## alpha
## i2c_top
module i2c_top(
input clk, rst, newd, op, stretch,
input [6:0] addr,
input [7:0] din,
output [7:0] dout,
output busy,ack_err,
output done,
output sda, scl
);
Settings: LEC_CHECK=0, ABC_AREA=1, CAP_MARGIN=30, CELL_PAD_IN_SITES_DETAIL_PLACEMENT=1, CORE_ASPECT_RATIO=0.78, CORE_MARGIN=10, CORE_UTILIZATION=43, CTS_CLUSTER_SIZE=23, GPL_ROUTABILITY_DRIVEN=0, GPL_TIMING_DRIVEN=0, MAX_ROUTING_LAYER=met4, MIN_ROUTING_LAYER=met1, PLACE_DENSITY_LB_ADDON=0.14, SETUP_SLACK_MARGIN=1.06, SLEW_MARGIN=5; clock period 9.22 ns.
run.sh (not shown) runs the stock make flow with config.mk's settings and CLKGATE_MAP_FILE=.
alpha closes out successfully: all stages finished, all timing, DRC and antenna checks passed.
[inputs] beta vs alpha
==> flow/config.mk <==
export PLATFORM = sky130hd
export DESIGN_NAME = i2c_top
export DESIGN_NICKNAME = i2c_top
export VERILOG_FILES = /design/flow/design.v
export SDC_FILE = /design/flow/constraint.sdc
export NUM_CORES = 4
export LEC_CHECK = 0
export CAP_MARGIN = 20
export CORE_MARGIN = 2
export CORE_UTILIZATION = 40
export SLEW_MARGIN = 20
==> flow/constraint.sdc <==
create_clock -name core_clock -period 10.0 [get_ports {clk}]
set_input_delay 2.0000 -clock core_clock [delete_from_list [all_inputs] [get_ports {clk}]]
set_output_delay 2.0000 -clock core_clock [all_outputs]
set_load 0.01 [all_outputs]
Findings:
The area of the die reported for beta is smaller than that of alpha by 0.0054 mm².
In terms of area fraction in full adders, half adders and majority gates, alpha and beta differ only marginally.
Post-synthesis share of cell area spent on and, or, nand and nor gates: higher on alpha
The final reports for beta and alpha show global routing met1 resource utilization lower in the former.
Compared with alpha, beta improves power consumed by the clock network.
Summary — synthesized cell count, beta relative to alpha: lower, by 2207.
Count of non-filler cells in the finished layout in beta vs alpha: down 2532
Overall via count from detail_route, beta and alpha, lower one = beta.
Between beta and alpha, it is beta whose number of levels the H-tree was split into is lower, by 1.
Input changes introduced in gamma (baseline for comparison: beta):
diff --git a/flow/config.mk b/flow/config.mk
--- a/flow/config.mk
+++ b/flow/config.mk
@@ -7,2 +7,3 @@
 export LEC_CHECK = 0
+export ABC_AREA = 1
 export CAP_MARGIN = 20
@@ -10,2 +11,3 @@
 export CORE_UTILIZATION = 40
+export MAX_ROUTING_LAYER = met4
 export SLEW_MARGIN = 20
Cell count (higher): gamma. gamma vs beta: total CTS buffers up. gamma vs. beta: relative area change from synthesis to final layout ~0 delta; total half-perimeter wirelength after legalization and detailed placement -11%. Compare beta and gamma | slew at the pin closest to its max-slew limit higher: beta. On gamma: total power divided by cell area is 5.2 mW/mm² higher than what beta gave.
What delta does differently from gamma at the input level:
diff --git a/flow/config.mk b/flow/config.mk
--- a/flow/config.mk
+++ b/flow/config.mk
@@ -7,3 +7,2 @@
 export LEC_CHECK = 0
-export ABC_AREA = 1
 export CAP_MARGIN = 20
@@ -11,3 +10,2 @@
 export CORE_UTILIZATION = 40
-export MAX_ROUTING_LAYER = met4
 export SLEW_MARGIN = 20
==> flow/constraint.sdc <==
create_clock -name core_clock -period 5.16 [get_ports {clk}]
set_input_delay 1.0320 -clock core_clock [delete_from_list [all_inputs] [get_ports {clk}]]
set_output_delay 1.0320 -clock core_clock [all_outputs]
set_load 0.01 [all_outputs]
--- outcome ---
- In delta relative to gamma, power per unit of standard cell area had gone up by more than half.
- Comparing gamma with delta, the final instance area came out essentially unchanged.
- Summary: with gamma as the reference, die size in delta moved down by a few percent.
- NOTE: overall routed net length in delta exceeds that of gamma
- Summary of delta over gamma: yosys cell count lost 2207, utilization after layout increased by 0.91 points relative to the old numbers, post-layout period usage of the worst path saw an increase.
- delta finished every stage and its layout cleared the timing, DRC and antenna checks.
- Proportion of power drawn by flip-flops and latches in delta is 0.3 points lower than in gamma
- Looking at met2 global-route usage across gamma and delta, the one that comes out higher is delta.

---

i2c_top again, from the RTL that the note above started with.
Settings: LEC_CHECK=0, CAP_MARGIN=0, CORE_MARGIN=2, CORE_UTILIZATION=72, CTS_CLUSTER_DIAMETER=57, CTS_CLUSTER_SIZE=23, PLACE_DENSITY=0.35, SETUP_SLACK_MARGIN=0.85, SLEW_MARGIN=20; clock period 2.88 ns.
The first run died in 5_1_grt on ODB-0269.
Edit:
Settings changed: CORE_UTILIZATION 72 to 70, CTS_CLUSTER_DIAMETER 57 to 376, PLACE_DENSITY 0.35 to not set, PLACE_DENSITY_LB_ADDON set to 0.0.
Clock period 2.88 ns to 3.01 ns, I/O delays scaled along.
Effect: This time the run produced a clean layout; synthesized cell count is unchanged; die area went up by 2.8%; area after synthesis does not change.
Edit:
Settings changed: CAP_MARGIN 0 to 20, CTS_CLUSTER_DIAMETER 376 to 349, CTS_CLUSTER_SIZE 23 to 25, PLACE_DENSITY_LB_ADDON 0.0 to not set, SETUP_SLACK_MARGIN 0.85 to not set.
Clock period 3.01 ns to 6.38 ns, I/O delays scaled along.
Result:
- The new run completed with no timing, DRC or antenna violations
- cell area shrinks by 12%
- synthesized area stays the same
- global-route usage shrinks by 4.2 points
- sequential power shrinks by 53%
- cell count shrinks by 8.6%
Edit:
Settings changed: ABC_AREA set to 1, CORE_UTILIZATION 70 to 72, CTS_CLUSTER_DIAMETER 349 to not set, CTS_CLUSTER_SIZE 25 to not set, SETUP_SLACK_MARGIN set to 0.45.
Clock period 6.38 ns to 2.87 ns, I/O delays scaled along.
Power climbs to 2.8 times its value.
Design area climbs by about 10%.
Worst setup slack degrades by 1600 ps.
Global-route usage drops by 3.7 points.
Wire length drops by about 6%.
Combinational power climbs to 3.5 times its value.
Via count climbs by 18%.
Sequential power climbs by about 130%.
Worst hold slack degrades by 230 ps.
Synthesized cell count climbs by 48%.
Sequential share of layout area drops by 5.2 points.
Edit:
Settings changed: ABC_AREA 1 to not set, CORE_UTILIZATION 72 to 70, CTS_CLUSTER_SIZE set to 13, SETUP_SLACK_MARGIN 0.45 to not set.
Result:
- This time the run completed and failed the layout checks on negative setup slack
- final cell count falls by about 27%
- sequential power falls by about 3%
- global-route usage rises by 5.6 points
- clock skew falls by 3.6 ps
- setup slack gets worse by 470 ps
- worst hold slack gets better by 200 ps
- final area falls by about 0.35%
- combinational power falls by about 10%
- routed wire length rises by 11%
- utilization falls by 0.42 points
- die area rises by 0.47%
Edit:
Settings changed: CORE_UTILIZATION 70 to 72, CTS_CLUSTER_DIAMETER set to 364, CTS_CLUSTER_SIZE 13 to 15, HOLD_SLACK_MARGIN set to 0.29, PLACE_DENSITY_LB_ADDON set to 0.04, SETUP_SLACK_MARGIN set to 0.4, SLEW_MARGIN 20 to 40.
The changed run completed without violations.
Wire length came out higher by about 2.3%.
Cell area stays flat.
Clock-buffer cell count decreases by 23.
Register-to-register slack gains 320 ps.
Total power falls by about 10%.
Clock power came out lower by 24%.
Power and IR drop assume default switching activity.
